== try-yarrow ==
==> flow/design.v <==
`timescale 1ns / 1ps
module LED_flow(
  input      i_clk,                     
  input      i_rst_n,                   
  input      pause,                     
  output reg [6:0] keyboard_val,        
  output reg [7:0] keyboard             
 );
reg [1:0] cnt2;                         
reg [3:0] flag;                         
reg [23:0] flag_time;                   
reg key_clk_sec;                        
reg key_clk_sec_d;
reg [1:0] cnt;                          
reg key_clk_d;
wire key_clk  = cnt[1];                 
wire sec_tick = key_clk_sec & ~key_clk_sec_d;
wire scan_tick = key_clk & ~key_clk_d;
always @ (posedge i_clk)
   begin
     if (i_rst_n) begin
         cnt <= 2'd0;
         cnt2 <= 2'd0;
         key_clk_sec <= 1'b0;
         key_clk_sec_d <= 1'b0;
         key_clk_d <= 1'b0;
     end else begin
         cnt <= cnt + 1'b1;
         cnt2 <= (cnt2 + 1'b1) % 2'd3;
         if(cnt2 < 2'd1)
             key_clk_sec <= 1'b1;
         else
             key_clk_sec <= 1'b0;
         key_clk_sec_d <= key_clk_sec;
         key_clk_d <= key_clk;
     end
   end
always @ (posedge i_clk)
  begin
    if (i_rst_n)
        flag_time <= 24'b0;
    else if(sec_tick && !pause)
        flag_time <= (flag_time + 1'b1) % 24'd8640000;
  end
always @ (posedge i_clk)
  if (i_rst_n) begin
    flag <= 4'd0;
    keyboard <= 8'b1111_1111;
    keyboard_val <= 7'b1111111;
  end else if (scan_tick)
  begin
    flag <= (flag + 1'b1) % 4'd8;
    case(flag)
       4'h0:begin
                keyboard <= 8'b0111_1111;    
                case((flag_time / 19'd360000) / 4'd10)
                4'd0:keyboard_val <= 7'b0000001;
                4'd1:keyboard_val <= 7'b1001111;
                4'd2:keyboard_val <= 7'b0010010;
                4'd3:keyboard_val <= 7'b0000110;
                4'd4:keyboard_val <= 7'b1001100;
                4'd5:keyboard_val <= 7'b0100100;
                4'd6:keyboard_val <= 7'b0100000;
                4'd7:keyboard_val <= 7'b0001111;
                4'd8:keyboard_val <= 7'b0000000;
                4'd9:keyboard_val <= 7'b0001100;
                endcase
            end
       4'h1:begin
                keyboard <= 8'b1011_1111;    
                case((flag_time / 19'd360000) % 4'd10)
                4'd0:keyboard_val <= 7'b0000001;
                4'd1:keyboard_val <= 7'b1001111;
                4'd2:keyboard_val <= 7'b0010010;
                4'd3:keyboard_val <= 7'b0000110;
                4'd4:keyboard_val <= 7'b1001100;
                4'd5:keyboard_val <= 7'b0100100;
                4'd6:keyboard_val <= 7'b0100000;
                4'd7:keyboard_val <= 7'b0001111;
                4'd8:keyboard_val <= 7'b0000000;
                4'd9:keyboard_val <= 7'b0001100;
                endcase
            end
       4'h2:begin
                keyboard <= 8'b1101_1111;    
                case(((flag_time / 13'd6000) % 6'd60) / 4'd10)
                4'd0:keyboard_val <= 7'b0000001;
                4'd1:keyboard_val <= 7'b1001111;
                4'd2:keyboard_val <= 7'b0010010;
                4'd3:keyboard_val <= 7'b0000110;
                4'd4:keyboard_val <= 7'b1001100;
                4'd5:keyboard_val <= 7'b0100100;
                4'd6:keyboard_val <= 7'b0100000;
                4'd7:keyboard_val <= 7'b0001111;
                4'd8:keyboard_val <= 7'b0000000;
                4'd9:keyboard_val <= 7'b0001100;
                endcase
            end
       4'h3:begin
                keyboard <= 8'b1110_1111;    
                case(((flag_time / 13'd6000) % 6'd60) % 4'd10)
                4'd0:keyboard_val <= 7'b0000001;
                4'd1:keyboard_val <= 7'b1001111;
                4'd2:keyboard_val <= 7'b0010010;
                4'd3:keyboard_val <= 7'b0000110;
                4'd4:keyboard_val <= 7'b1001100;
                4'd5:keyboard_val <= 7'b0100100;
                4'd6:keyboard_val <= 7'b0100000;
                4'd7:keyboard_val <= 7'b0001111;
                4'd8:keyboard_val <= 7'b0000000;
                4'd9:keyboard_val <= 7'b0001100;
                endcase
            end
       4'h4:begin
                keyboard <= 8'b1111_0111;    
                case(((flag_time / 7'd100) % 6'd60) / 4'd10)
                4'd0:keyboard_val <= 7'b0000001;
                4'd1:keyboard_val <= 7'b1001111;
                4'd2:keyboard_val <= 7'b0010010;
                4'd3:keyboard_val <= 7'b0000110;
                4'd4:keyboard_val <= 7'b1001100;
                4'd5:keyboard_val <= 7'b0100100;
                4'd6:keyboard_val <= 7'b0100000;
                4'd7:keyboard_val <= 7'b0001111;
                4'd8:keyboard_val <= 7'b0000000;
                4'd9:keyboard_val <= 7'b0001100;
                endcase
            end
       4'h5:begin
                keyboard <= 8'b1111_1011;    
                case(((flag_time / 7'd100) % 6'd60) % 4'd10)
                4'd0:keyboard_val <= 7'b0000001;
                4'd1:keyboard_val <= 7'b1001111;
                4'd2:keyboard_val <= 7'b0010010;
                4'd3:keyboard_val <= 7'b0000110;
                4'd4:keyboard_val <= 7'b1001100;
                4'd5:keyboard_val <= 7'b0100100;
                4'd6:keyboard_val <= 7'b0100000;
                4'd7:keyboard_val <= 7'b0001111;
                4'd8:keyboard_val <= 7'b0000000;
                4'd9:keyboard_val <= 7'b0001100;
                endcase
            end
       4'h6:begin
                keyboard <= 8'b1111_1101;    
                case((flag_time % 7'd100)/4'd10)
                4'd0:keyboard_val <= 7'b0000001;
                4'd1:keyboard_val <= 7'b1001111;
                4'd2:keyboard_val <= 7'b0010010;
                4'd3:keyboard_val <= 7'b0000110;
                4'd4:keyboard_val <= 7'b1001100;
                4'd5:keyboard_val <= 7'b0100100;
                4'd6:keyboard_val <= 7'b0100000;
                4'd7:keyboard_val <= 7'b0001111;
                4'd8:keyboard_val <= 7'b0000000;
                4'd9:keyboard_val <= 7'b0001100;
                endcase
            end
       4'h7:begin
                keyboard <= 8'b1111_1110;    
                case(flag_time % 4'd10)
                4'd0:keyboard_val <= 7'b0000001;
                4'd1:keyboard_val <= 7'b1001111;
                4'd2:keyboard_val <= 7'b0010010;
                4'd3:keyboard_val <= 7'b0000110;
                4'd4:keyboard_val <= 7'b1001100;
                4'd5:keyboard_val <= 7'b0100100;
                4'd6:keyboard_val <= 7'b0100000;
                4'd7:keyboard_val <= 7'b0001111;
                4'd8:keyboard_val <= 7'b0000000;
                4'd9:keyboard_val <= 7'b0001100;
                endcase
            end
    endcase
  end
endmodule
clock: 19.8 ns
lec_check: 0
abc_area: 1
cap_margin: 15
core_margin: 3
core_utilization: 61
cts_cluster_size: 89
gpl_routability_driven: 0
hold_slack_margin: 0.07
min_routing_layer: met2
place_density_lb_addon: 0.1
setup_slack_margin: 5.0
slew_margin: 15
tns_end_percent: 60
run.sh (not shown) runs the stock make flow with config.mk's settings and CLKGATE_MAP_FILE=.
Status: try-yarrow FAILED at global routing (tool error)
Inputs modified between try-yarrow and try-zinc:
Settings: CTS_CLUSTER_SIZE removed (was 89); TNS_END_PERCENT removed (was 60); CORE_MARGIN changed from 3 to 2; PLACE_DENSITY_LB_ADDON removed (was 0.1); HOLD_SLACK_MARGIN removed (was 0.07); SLEW_MARGIN changed from 15 to 20; CORE_UTILIZATION changed from 61 to 51; PLACE_DENSITY newly set to 0.6; GPL_ROUTABILITY_DRIVEN removed (was 0); SETUP_SLACK_MARGIN removed (was 5.0); CAP_MARGIN changed from 15 to 20; MIN_ROUTING_LAYER removed (was met2); the clock period (ns, I/O delays scaled along) changed from 19.8 to 18.9.
### Flow results
- From the logs: try-zinc reached the end of the flow and failed the layout checks with negative setup slack.
- [compare] base=try-yarrow new=try-zinc: total cell area at the placement stage saw an increase, number of setup buffers added after CTS saw a decrease, pre-CTS setup slack saw a decrease.
- Against try-yarrow, cell resize tally after clock tree synthesis in try-zinc fell by more than a quarter.
- Die extent in x in try-zinc is about 8% higher than in try-yarrow
- Delta (try-zinc minus try-yarrow): number of unique standard cell types used by synthesis did not really move, die outline area increased 0.0074 mm^2, die outline height higher, initial standard-cell utilization of the core fell by 11 points.
Changes in try-ember relative to try-zinc:
Settings: an added TNS_END_PERCENT of 5; a change of CORE_UTILIZATION from 51 to 65; a deleted ABC_AREA that had been 1; an added SETUP_SLACK_MARGIN of 3.7; a change of the clock period (ns, I/O delays scaled along) from 18.9 to 13.5.
Notes after the runs:
Compound-cell area share of the yosys netlist: try-ember higher than try-zinc
Taking try-zinc over try-ember, the die size ratio works out to 1.3.
Synthesized area: try-ember vs try-zinc down 0.62%
Compared with try-zinc, try-ember shows a higher xor-xnor portion of the synthesized cell area.
For count of unique library cells instantiated by Yosys, dividing the value from try-ember by the value from try-zinc gives 1.6.
The instance tally after logic synthesis in try-ember sits 15% below the value recorded for try-zinc.
FAIL try-ember @ global routing: tool exited with error
No crash in try-zinc: every stage finished, but the layout fails its final checks due to negative setup slack.
Modified inputs, try-onyx compared to try-ember
Settings: changing CORE_UTILIZATION from 65 to 40; removing SETUP_SLACK_MARGIN (formerly 3.7); removing TNS_END_PERCENT (formerly 5); changing the clock period (ns, I/O delays scaled along) from 13.5 to 25.0.
### Flow results
- try-onyx has completed all stages; timing, DRC and antenna checks passed.
- Compared with try-ember, in try-onyx full die area has increased; placed cell area fell 27%.
- try-onyx gives more post-placement worst setup slack than try-ember did.
- Cmp try-onyx vs try-ember: post-detailed-placement half-perimeter wirelength lower in try-onyx
- Compared with try-ember, in try-onyx number of placement rows went up about 28%, register bit count reported by yosys held.
- Diff try-onyx..try-ember | synthesized area | unchanged
- For vertical die size, dividing the value from try-ember by the value from try-onyx gives 0.79.
- Post-cts repair resize count down 154 in try-onyx wrt try-ember
- Post-CTS setup-driven buffer insertion count: try-onyx and try-ember compared, higher one is try-ember
- The horizontal die size in try-onyx sits 27% above the value recorded for try-ember.
#### Input delta (try-harbor over try-onyx)
Settings: CORE_UTILIZATION now 64, was 40; the clock period (ns, I/O delays scaled along) now 36.1, was 25.0.
Findings:
try-harbor: full flow OK, the timing, DRC and antenna checks passed
In the tables for try-harbor and try-onyx, count of cell instances traversed by the critical path reads lower with try-harbor.
try-harbor vs try-onyx, buffering overhead went down by 1.4 points.
Fraction of registers with async set or reset after synthesis came out exactly the same in try-harbor and try-onyx.
Compared with try-onyx, try-harbor instantiates a smaller number of cells.
The cell area of try-harbor is lower than that of try-onyx.
Relative to try-onyx, the global-route wire length before repair measured on try-harbor has increased by a few percent.
try-harbor ends up with a routed via count that is 1226 higher than in try-onyx.
